## job 4514
==> flow/design.v <==
`timescale 1ns/1ps
module SIMD(clk,rst,opcode,funct3,funct7,rd_data1,rd_data2,rd_data3,w_add,immed,instrc_add,wr_add,wr_data );
input clk;   
input rst;   
input [6:0] opcode;  
input [2:0] funct3;  
input [6:0] funct7;  
input [15:0] rd_data1;   
input [15:0] rd_data2;   
input [15:0] rd_data3;   
input [4:0] w_add;   
input [11:0] immed;  
output [6:0]instrc_add;
output [4:0] wr_add;     
output [15:0] wr_data;   
wire [1:0]mode;
reg [12:0]op;
wire [3:0]scr_r;
wire scr;
wire [2:0]op_r;
wire [1:0]mac_hl;
wire [15:0]sig_ex;
wire [6:0]n_instrc_add;
wire [1:0]alu_mode;
wire [12:0]alu_op;
wire alu_scr;
wire signed[15:0]source1;
wire [15:0]data2;
wire signed[15:0]source3;
wire [15:0]exsig_data;
wire signed[15:0]source2;
wire signed[7:0]source1_8_1;
wire signed[7:0]source1_8_2;
wire signed[7:0]source2_8_1;
wire signed[7:0]source2_8_2;
wire signed[7:0]source3_8_1;
wire signed[7:0]source3_8_2;
wire signed[3:0]source1_4_1;
wire signed[3:0]source1_4_2;
wire signed[3:0]source1_4_3;
wire signed[3:0]source1_4_4;
wire signed[3:0]source2_4_1;
wire signed[3:0]source2_4_2;
wire signed[3:0]source2_4_3;
wire signed[3:0]source2_4_4;
wire signed[3:0]source3_4_1;
wire signed[3:0]source3_4_2;
wire signed[3:0]source3_4_3;
wire signed[3:0]source3_4_4;
reg [15:0]result_reg;
reg [31:0]mul_reg;
reg[91:0] pip_reg;
reg [6:0] instrc_add;  
assign scr_r=opcode[3:0];
assign op_r=opcode[6:4];
assign mac_hl=funct7[1:0];
always @(posedge clk)
    begin
        if(!rst)
            instrc_add<=0;
        else
            instrc_add<=n_instrc_add;
    end
assign mode=(funct3==3'b001)? 2'b01:
            (funct3==3'b010)? 2'b10:
            (funct3==3'b100)? 2'b11:2'b00;
assign scr=(scr_r==4'b0011)? 1:0;
always @ (opcode or funct7 or mac_hl)
    begin
        case (opcode)
            7'b0111011:begin
                            case(funct7)
                                7'b0000000: op=13'b0000_0000_0000_1;  
                                7'b0100000: op=13'b0000_0000_0001_0;  
                                7'b1000001: op=13'b0000_0000_0010_0;  
                                7'b1000010: op=13'b0000_0000_0100_0;  
                                7'b0001000: op=13'b0000_0000_1000_0;  
                                7'b0010000: op=13'b0000_0001_0000_0;  
                                7'b0011000: op=13'b0000_0010_0000_0;  
                                7'b0110000: op=13'b0000_0100_0000_0;  
                                default:op=13'b0000_0000_0000_0;  
                            endcase
                        end
             7'b1001011:begin
                            case(mac_hl)
                                2'b01:op=13'b0000_1000_0000_0;  
                                2'b10:op=13'b0001_0000_0000_0;  
                                default:op=13'b0000_0000_0000_0;  
                            endcase
                        end
             7'b0100011:op=13'b0010_0000_0000_0;  
             7'b1100011:op=13'b0100_0000_0000_0;  
             7'b1010011:op=13'b1000_0000_0000_0;  
             default:op=13'b0000_0000_0000_0;  
        endcase                                   
    end
assign sig_ex={{4{immed[10]}},immed};
assign n_instrc_add=instrc_add+3'b100;
always @(posedge clk)
    begin
        if(!rst)
            pip_reg <=0;
        else
            begin
                pip_reg[1:0]<=mode;  
                pip_reg[14:2]<=op;  
                pip_reg[15]<=scr;  
                pip_reg[31:16]<= rd_data1;  
                pip_reg[47:32]<= rd_data2;  
                pip_reg[63:48]<= rd_data3;  
                pip_reg[68:64]<= w_add;  
                pip_reg[91:76]<= sig_ex; 
            end 
    end
assign alu_mode=pip_reg[1:0];
assign alu_op=pip_reg[14:2];
assign alu_scr=pip_reg[15];
assign source1=pip_reg[31:16];
assign data2=pip_reg[47:32];
assign source3=pip_reg[63:48];
assign wr_add=pip_reg[68:64];
assign exsig_data=pip_reg[91:76];
assign source2=(alu_scr==1'b0)? data2:exsig_data;
assign source1_8_1=source1[7:0];
assign source1_8_2=source1[15:8];
assign source2_8_1=source2[7:0];
assign source2_8_2=source2[15:8];
assign source3_8_1=source3[7:0];
assign source3_8_2=source3[15:8];
assign source1_4_1=source1[3:0];
assign source1_4_2=source1[7:4];
assign source1_4_3=source1[11:8];
assign source1_4_4=source1[15:12];
assign source2_4_1=source2[3:0];
assign source2_4_2=source2[7:4];
assign source2_4_3=source2[11:8];
assign source2_4_4=source2[15:12];
assign source3_4_1=source3[3:0];
assign source3_4_2=source3[7:4];
assign source3_4_3=source3[11:8];
assign source3_4_4=source3[15:12];
always @(alu_op or alu_mode or source1 or source2 or source3 or source1_8_1 or source1_8_2 or 
         source2_8_1 or source2_8_2 or source3_8_1 or source3_8_2 or source1_4_1 or source1_4_2 or
         source1_4_3 or source1_4_4 or source2_4_1 or source2_4_2 or source2_4_3 or source2_4_4 or
         source3_4_1 or source3_4_2 or source3_4_3 or source3_4_3 or source3_4_4)
    begin
        mul_reg=0;
        result_reg=0;
        case(alu_op)
           13'b0000_0000_0000_1:begin
                                    case(alu_mode)
                                        2'b01:result_reg=source1+source2;  
                                        2'b10:result_reg={source1_8_2+source2_8_2,source1_8_1+source2_8_1};  
                                        2'b11:result_reg={source1_4_4+source2_4_4,source1_4_3+source2_4_3,source1_4_2+source2_4_2,source1_4_1+source2_4_1};  
                                        default:result_reg=0;
                                    endcase
                                end
           13'b0000_0000_0001_0:begin
                                    case(alu_mode)
                                        2'b01:result_reg=source1-source2;  
                                        2'b10:result_reg={source1_8_2-source2_8_2,source1_8_1-source2_8_1};  
                                        2'b11:result_reg={source1_4_4-source2_4_4,source1_4_3-source2_4_3,source1_4_2-source2_4_2,source1_4_1-source2_4_1};  
                                        default:result_reg=0;                       
                                    endcase
                                end
           13'b0000_0000_0010_0:begin
                                    case(alu_mode)
                                        2'b01:begin
                                                mul_reg=source1*source2;  
                                                result_reg=mul_reg[15:0];  
                                              end
                                        2'b10:begin
                                                mul_reg[15:0]=source1_8_1*source2_8_1;  
                                                mul_reg[31:16]=source1_8_2*source2_8_2;
                                                result_reg={mul_reg[23:16],mul_reg[7:0]}; 
                                              end
                                        2'b11:begin
                                                mul_reg[7:0]=source1_4_1*source2_4_1;  
                                                mul_reg[15:8]=source1_4_2*source2_4_2;
                                                mul_reg[23:16]=source1_4_3*source2_4_3;
                                                mul_reg[31:24]=source1_4_4*source2_4_4;
                                                result_reg={mul_reg[27:24],mul_reg[19:16],mul_reg[11:8],mul_reg[3:0]}; 
                                              end
                                        default:begin
                                                    result_reg=0;
                                                    mul_reg=0;
                                                end
                                    endcase
                                end
           13'b0000_0000_0100_0:begin
                                    case(alu_mode)
                                        2'b01:begin 
                                                mul_reg=source1*source2;  
                                                result_reg=mul_reg[31:16];  
                                              end
                                        2'b10:begin
                                                mul_reg[15:0]=source1_8_1*source2_8_1;  
                                                mul_reg[31:16]=source1_8_2*source2_8_2;
                                                result_reg={mul_reg[31:24],mul_reg[15:8]}; 
                                              end
                                        2'b11:begin
                                                mul_reg[7:0]=source1_4_1*source2_4_1;  
                                                mul_reg[15:8]=source1_4_2*source2_4_2;
                                                mul_reg[23:16]=source1_4_3*source2_4_3;
                                                mul_reg[31:24]=source1_4_4*source2_4_4;
                                                result_reg={mul_reg[31:28],mul_reg[23:20],mul_reg[15:12],mul_reg[7:4]}; 
                                              end
                                        default:begin
                                                    result_reg=0;
                                                    mul_reg=0;
                                                end
                                    endcase
                                end
           13'b0000_0000_1000_0:result_reg=source1&source2;  
           13'b0000_0001_0000_0:result_reg=source1|source2;  
           13'b0000_0010_0000_0:result_reg=source1^source2;  
           13'b0000_0100_0000_0:result_reg=~source1;  
           13'b0000_1000_0000_0:begin
                                    case(alu_mode)
                                        2'b01:begin
                                                mul_reg=source1*source2+{{16{1'b0}},source3};  
                                                result_reg=mul_reg[15:0];  
                                              end
                                        2'b10:begin
                                                mul_reg[15:0]=source1_8_1*source2_8_1+{{8{1'b0}},source3_8_1};  
                                                mul_reg[31:16]=source1_8_2*source2_8_2+{{8{1'b0}},source3_8_2};
                                                result_reg={mul_reg[23:16],mul_reg[7:0]}; 
                                              end
                                        2'b11:begin
                                                mul_reg[7:0]=source1_4_1*source2_4_1+{{4{1'b0}},source3_4_1};  
                                                mul_reg[15:8]=source1_4_2*source2_4_2+{{4{1'b0}},source3_4_2};
                                                mul_reg[23:16]=source1_4_3*source2_4_3+{{4{1'b0}},source3_4_3};
                                                mul_reg[31:24]=source1_4_4*source2_4_4+{{4{1'b0}},source3_4_4};
                                                result_reg={mul_reg[27:24],mul_reg[19:16],mul_reg[11:8],mul_reg[3:0]}; 
                                              end
                                        default:begin
                                                    result_reg=0;
                                                    mul_reg=0;
                                                end
                                    endcase
                                end
           13'b0001_0000_0000_0:begin
                                    case(alu_mode)
                                        2'b01:begin
                                                mul_reg=source1*source2+{{16{1'b0}},source3};  
                                                result_reg=mul_reg[31:16];  
                                              end
                                        2'b10:begin
                                                mul_reg[15:0]=source1_8_1*source2_8_1+{{8{1'b0}},source3_8_1};  
                                                mul_reg[31:16]=source1_8_2*source2_8_2+{{8{1'b0}},source3_8_2};
                                                result_reg={mul_reg[31:24],mul_reg[15:8]}; 
                                              end
                                        2'b11:begin
                                                mul_reg[7:0]=source1_4_1*source2_4_1+{{4{1'b0}},source3_4_1};  
                                                mul_reg[15:8]=source1_4_2*source2_4_2+{{4{1'b0}},source3_4_2};
                                                mul_reg[23:16]=source1_4_3*source2_4_3+{{4{1'b0}},source3_4_3};
                                                mul_reg[31:24]=source1_4_4*source2_4_4+{{4{1'b0}},source3_4_4};
                                                result_reg={mul_reg[31:28],mul_reg[23:20],mul_reg[15:12],mul_reg[7:4]}; 
                                              end
                                        default:begin
                                                    result_reg=0;
                                                    mul_reg=0;
                                                end                                    
                                    endcase
                                end
           13'b0010_0000_0000_0:result_reg=(source1<<source2);  
           13'b0100_0000_0000_0:result_reg=(source1>>source2);  
           13'b1000_0000_0000_0:result_reg=(source1<<<source2);  
           default:result_reg=0;
        endcase
    end
assign wr_data=result_reg;
endmodule
clock: 7.26 ns
lec_check: 0
abc_area: 1
cap_margin: 35
cell_pad_in_sites_detail_placement: 2
core_margin: 10
core_utilization: 72
cts_cluster_diameter: 116
hold_slack_margin: 0.19
max_routing_layer: met4
min_routing_layer: met2
setup_slack_margin: -0.69
slew_margin: 20
tns_end_percent: 20
run.sh (not shown) runs the stock make flow with config.mk's settings and CLKGATE_MAP_FILE=.
Job 4514 is listed as incomplete: the tool reported an error in detailed placement and the run ended there.
Here is what was changed in the inputs of job 9324 compared with job 4514.
==> flow/config.mk <==
export PLATFORM = sky130hd
export DESIGN_NAME = SIMD
export DESIGN_NICKNAME = SIMD
export VERILOG_FILES = /design/flow/design.v
export SDC_FILE = /design/flow/constraint.sdc
export NUM_CORES = 4
export LEC_CHECK = 0
export CAP_MARGIN = 20
export CORE_MARGIN = 2
export CORE_UTILIZATION = 65
export MAX_ROUTING_LAYER = met4
export SLEW_MARGIN = 20
==> flow/constraint.sdc <==
create_clock -name core_clock -period 9.01 [get_ports {clk}]
set_input_delay 1.8020 -clock core_clock [delete_from_list [all_inputs] [get_ports {clk}]]
set_output_delay 1.8020 -clock core_clock [all_outputs]
set_load 0.01 [all_outputs]
==> results <==
- Relative to job 4514, post-synthesis instance area decreased by 4.7% in job 9324.
- Of job 4514 and job 9324, job 4514 shows the higher chip area estimate from yosys synthesis, with job 9324 below it.
- Job 9324 completed end to end; final checks failed (setup timing).
- NOTE height of the die job 4514->job 9324 decreased by a few percent
### job 9324 -> job 5353
-- flow/config.mk --
<<< job 9324, line 7
export LEC_CHECK = 0
export CAP_MARGIN = 20
export CORE_MARGIN = 2
export CORE_UTILIZATION = 65
export MAX_ROUTING_LAYER = met4
export SLEW_MARGIN = 20
>>> job 5353, line 7
export LEC_CHECK = 0
export CAP_MARGIN = 40
export CORE_MARGIN = 2
export CORE_UTILIZATION = 72
export MAX_ROUTING_LAYER = met4
export PLACE_DENSITY_LB_ADDON = 0.25
export SLEW_MARGIN = 20
Findings:
Re share of async-settable or async-resettable flops after synthesis: no difference whatsoever between job 9324 and job 5353. [job 5353] initial cell density of the core rose 7.0 points relative to job 9324. Job 5353 never completed; the flow aborted with a tool error in global routing. Diff job 9324..job 5353 | post-synthesis share of cell area spent on and, or, nand and nor gates | negligible. Lower die span in x among job 9324 and job 5353: job 5353. The lower number of setup buffers added after CTS of job 9324 and job 5353 is in job 5353. Against job 9324, core outline area in job 5353 came out better. Re port buffer count: no difference whatsoever between job 5353 and job 9324. [job 5353] full die area fell about 10% relative to job 9324. From job 9324 to job 5353, mux contribution to synthesized area did not move at all. On CTS buffer count, job 5353 tracks job 9324 almost exactly.
Changes in job 7243 relative to job 5353:
==> flow/config.mk <==
export PLATFORM = sky130hd
export DESIGN_NAME = SIMD
export DESIGN_NICKNAME = SIMD
export VERILOG_FILES = /design/flow/design.v
export SDC_FILE = /design/flow/constraint.sdc
export NUM_CORES = 4
export LEC_CHECK = 0
export CAP_MARGIN = 20
export CORE_MARGIN = 2
export CORE_UTILIZATION = 50
export SLEW_MARGIN = 20
export TNS_END_PERCENT = 5
==> flow/constraint.sdc <==
create_clock -name core_clock -period 5.68 [get_ports {clk}]
set_input_delay 1.1360 -clock core_clock [delete_from_list [all_inputs] [get_ports {clk}]]
set_output_delay 1.1360 -clock core_clock [all_outputs]
set_load 0.01 [all_outputs]
Results
- Against job 5353, job 7243 reports a count of cells resized by post-cts repair that is lower.
- Against job 5353, count of standard-cell rows in job 7243 rose by more than 10%.
- Re arithmetic-cell share of the synthesized area counting full adders, half adders and majority gates: no difference whatsoever between job 5353 and job 7243.
- What the final checks of job 7243 revealed, after a flow that finished every stage, was a layout that fails on setup timing.
- Taking job 5353 as 1.0, job 7243 lands at 1.14 on cell count after placement.
